Setup of violet:
## S_AXI_LITE
module S_AXI_LITE#(
		parameter integer S_AXI_LITE_SIZE = 5,
		parameter integer S_AXI_DATA_SIZE = 32 
		)(
		input S_AXI_ACLK,
		input S_AXI_ARESETN,
        input  [ 31 : 0] S_AXI_LITE_ARADDR,
        output S_AXI_LITE_ARREADY,
        input  S_AXI_LITE_ARVALID,
        output S_AXI_LITE_RVALID,
        input  S_AXI_LITE_RREADY,
        output [S_AXI_DATA_SIZE - 1: 0] S_AXI_LITE_RDATA,
        input  [ 31 : 0] S_AXI_LITE_AWADDR,
        output S_AXI_LITE_AWREADY,
        input  S_AXI_LITE_AWVALID,
        input  S_AXI_LITE_WVALID,
        output S_AXI_LITE_WREADY,
        input  [S_AXI_DATA_SIZE - 1: 0] S_AXI_LITE_WDATA,
        output S_AXI_LITE_BVALID,
        input S_AXI_LITE_BREADY
		);
Size in the first run: about 270 flip-flops, roughly 140 I/O pins, roughly 0.011 sq mm of cells after synthesis.
Settings: LEC_CHECK=0, CAP_MARGIN=20, CORE_MARGIN=2, CORE_UTILIZATION=71, CTS_CLUSTER_DIAMETER=27, CTS_CLUSTER_SIZE=44, SETUP_SLACK_MARGIN=0.51, SLEW_MARGIN=20; clock period 1.74 ns.
run.sh (not shown) runs the stock make flow with config.mk's settings and CLKGATE_MAP_FILE=.
Tool error DPL-0038 stopped violet during clock tree synthesis (4_1_cts); no final results.
diff inputs: violet => cedar
# violet
export LEC_CHECK = 0
export CAP_MARGIN = 20
export CORE_MARGIN = 2
export CORE_UTILIZATION = 71
export CTS_CLUSTER_DIAMETER = 27
export CTS_CLUSTER_SIZE = 44
export SETUP_SLACK_MARGIN = 0.51
export SLEW_MARGIN = 20
create_clock -name core_clock -period 1.74 [get_ports {S_AXI_ACLK}]
# cedar
export LEC_CHECK = 0
export ABC_AREA = 1
export CAP_MARGIN = 20
export CORE_MARGIN = 2
export CORE_UTILIZATION = 72
export PLACE_DENSITY = 0.65
export SLEW_MARGIN = 20
create_clock -name core_clock -period 1.97 [get_ports {S_AXI_ACLK}]
[summary]
- The flow did not stop early for cedar: all stages ran, and the layout cleared the timing, DRC and antenna checks.
- Against violet as the reference, cedar delivers a lower mean instance size in the synthesized netlist.
- | simple logic cell fraction of the synthesized area | higher: violet |
- cedar vs. violet: number of cells in the design after placement rose by about 4%, full die area fell by 530 sq um.
- Compare cedar and violet | post-placement setup slack lower: violet
- cedar vs violet: unique cell type count in the Yosys netlist down in cedar
- On effective utilization at floorplan, cedar and violet are basically level.
- Portion of the post-synthesis area used by sequential elements: cedar > violet
- Taking violet as the reference, in cedar placer's final routability congestion estimate went down by 0.067; yosys synthesis chip area went down by about 1.9%.
- Looking only at synthesized area, and setting everything else aside, the higher value of cedar and violet goes to violet.

Setup of run 1:
Starting RTL as in the previous note.
==> flow/config.mk <==
export PLATFORM = sky130hd
export DESIGN_NAME = S_AXI_LITE
export DESIGN_NICKNAME = S_AXI_LITE
export VERILOG_FILES = /design/flow/design.v
export SDC_FILE = /design/flow/constraint.sdc
export NUM_CORES = 4
export LEC_CHECK = 0
export CAP_MARGIN = 20
export CELL_PAD_IN_SITES_GLOBAL_PLACEMENT = 3
export CORE_MARGIN = 10
export CORE_UTILIZATION = 40
export CTS_CLUSTER_DIAMETER = 398
export HOLD_SLACK_MARGIN = 0.03
export MAX_ROUTING_LAYER = met4
export SLEW_MARGIN = 20
export TNS_END_PERCENT = 85
==> flow/constraint.sdc <==
create_clock -name core_clock -period 4.0 [get_ports {S_AXI_ACLK}]
set_input_delay 0.8000 -clock core_clock [delete_from_list [all_inputs] [get_ports {S_AXI_ACLK}]]
set_output_delay 0.8000 -clock core_clock [all_outputs]
set_load 0.01 [all_outputs]
Run 1 ended with every stage complete and zero timing, DRC or antenna violations.
--- input diff run 1..run 2 ---
- removing HOLD_SLACK_MARGIN (formerly 0.03)
- removing MAX_ROUTING_LAYER (formerly met4)
- removing CELL_PAD_IN_SITES_GLOBAL_PLACEMENT (formerly 3)
- removing TNS_END_PERCENT (formerly 85)
- changing CORE_MARGIN from 10 to 2
- removing CTS_CLUSTER_DIAMETER (formerly 398)
- changing CORE_UTILIZATION from 40 to 66
- changing the clock period (ns, I/O delays scaled along) from 4.0 to 2.2
==> comparison <==
Against run 1 as the reference, run 2 delivers a lower layout overhead on the synthesized area. As of run 2, power after layout had risen by more than half compared to run 1. The clock-pin slew of the registers on the worst-case setup and hold paths of run 2 and that of run 1 are within noise of each other. Non-clock buffer count, run 2 vs run 1: up by more than 10%. Run comparison: run 2 critical path launch point arready; run 1 critical path launch point axi_araddr[4]. Summary of run 2 over run 1: placement-stage worst setup slack down 1.0 ns, combinational power up 91%, sequential share of layout area flat.
The inputs of run 3 differ from those of run 2 as listed below.
- PLACE_DENSITY now 0.9, previously not set
- CORE_UTILIZATION now 72, was 66
- ABC_AREA now 1, previously not set
- SETUP_SLACK_MARGIN now 0.5, previously not set
- the clock period (ns, I/O delays scaled along) now 1.97, was 2.2
==> comparison <==
- Run 3 terminated abnormally: global routing reported DPL-0038.
- From run 2 to run 3, number of port buffers did not move at all.
- Taking run 2 as the reference point, the mux cell area share after synthesis of run 3 falls by 3.9 points.
- Run 2 → run 3: last weighted congestion value of the routability-driven placer down about 1.2%, placeable core area down about 9%, synthesized cell count up 106, half-perimeter wire length after detailed placement down 2.6 mm, area fraction in and, or, nand and nor cells down 3.9 points.
- Compared with run 2, in run 3 fraction of registers with async set or reset after synthesis stayed essentially flat; standard-cell row count now smaller.
- Diff run 2..run 3 | number of levels the H-tree was split into | unchanged
## Diff of input files: run 4 against run 3
- CAP_MARGIN changed from 20 to 5
- PLACE_DENSITY changed from 0.9 to 0.65
- SETUP_SLACK_MARGIN changed from 0.5 to 0.17
- the clock period (ns, I/O delays scaled along) changed from 1.97 to 1.91
==> comparison <==
Run 4 -> stages 100% | layout checks FAIL | negative setup slack
Diff run 4..run 3 | sink count of the clock tree | unchanged
Sort run 3 and run 4 by post-placement worst setup slack desc -> top: run 3
Looking at number of resized instances in the post-cts repair step across run 3 and run 4, the one that comes out higher is run 3.
In terms of maximum level of the CTS H-tree, run 3 and run 4 differ only marginally.
Summary of run 4 over run 3: final weighted congestion in routability-driven placement increased 1.3%, area fraction in and, or, nand and nor cells essentially unchanged, synthesized cell count essentially unchanged, number of flops mapped to enable cells by yosys essentially unchanged, setup fix buffers added after clock tree synthesis decreased 17.
Run 4 -> run 3: synthesized flop and latch total delta 0, exact match
Modified inputs, run 5 compared to run 4
- a change of CORE_UTILIZATION from 72 to 70
- a deleted ABC_AREA that had been 1
- a deleted PLACE_DENSITY that had been 0.65
- a deleted SETUP_SLACK_MARGIN that had been 0.17
- a change of CAP_MARGIN from 5 to 20
- an added CTS_CLUSTER_DIAMETER of 104
- an added CTS_CLUSTER_SIZE of 21
- a change of the clock period (ns, I/O delays scaled along) from 1.91 to 1.56
Lower setup TNS after final layout goes to run 5 over run 4. When the final numbers for run 5 and run 4 were put side by side, the total of clock buffers placed in the layout turned out to be smaller in run 5. The setup slack of run 5 is smaller than that of run 4. Taking run 4 as 1.0, run 5 lands at 1.06 on weighted congestion reported at the end of routability-driven placement. Post-synthesis cell count from yosys (higher): run 4. Looking at uppermost signal routing layer after detailed routing, the met4 result is from run 4; the met5 one comes from run 5. Between run 5 and run 4, number of ordinary and repair buffers in the finished layout is lower for run 4, run 5 comes in above that. Run 5: all stages done; final checks FAILED (negative setup slack).
Power is estimated from default activity; no workload was simulated.
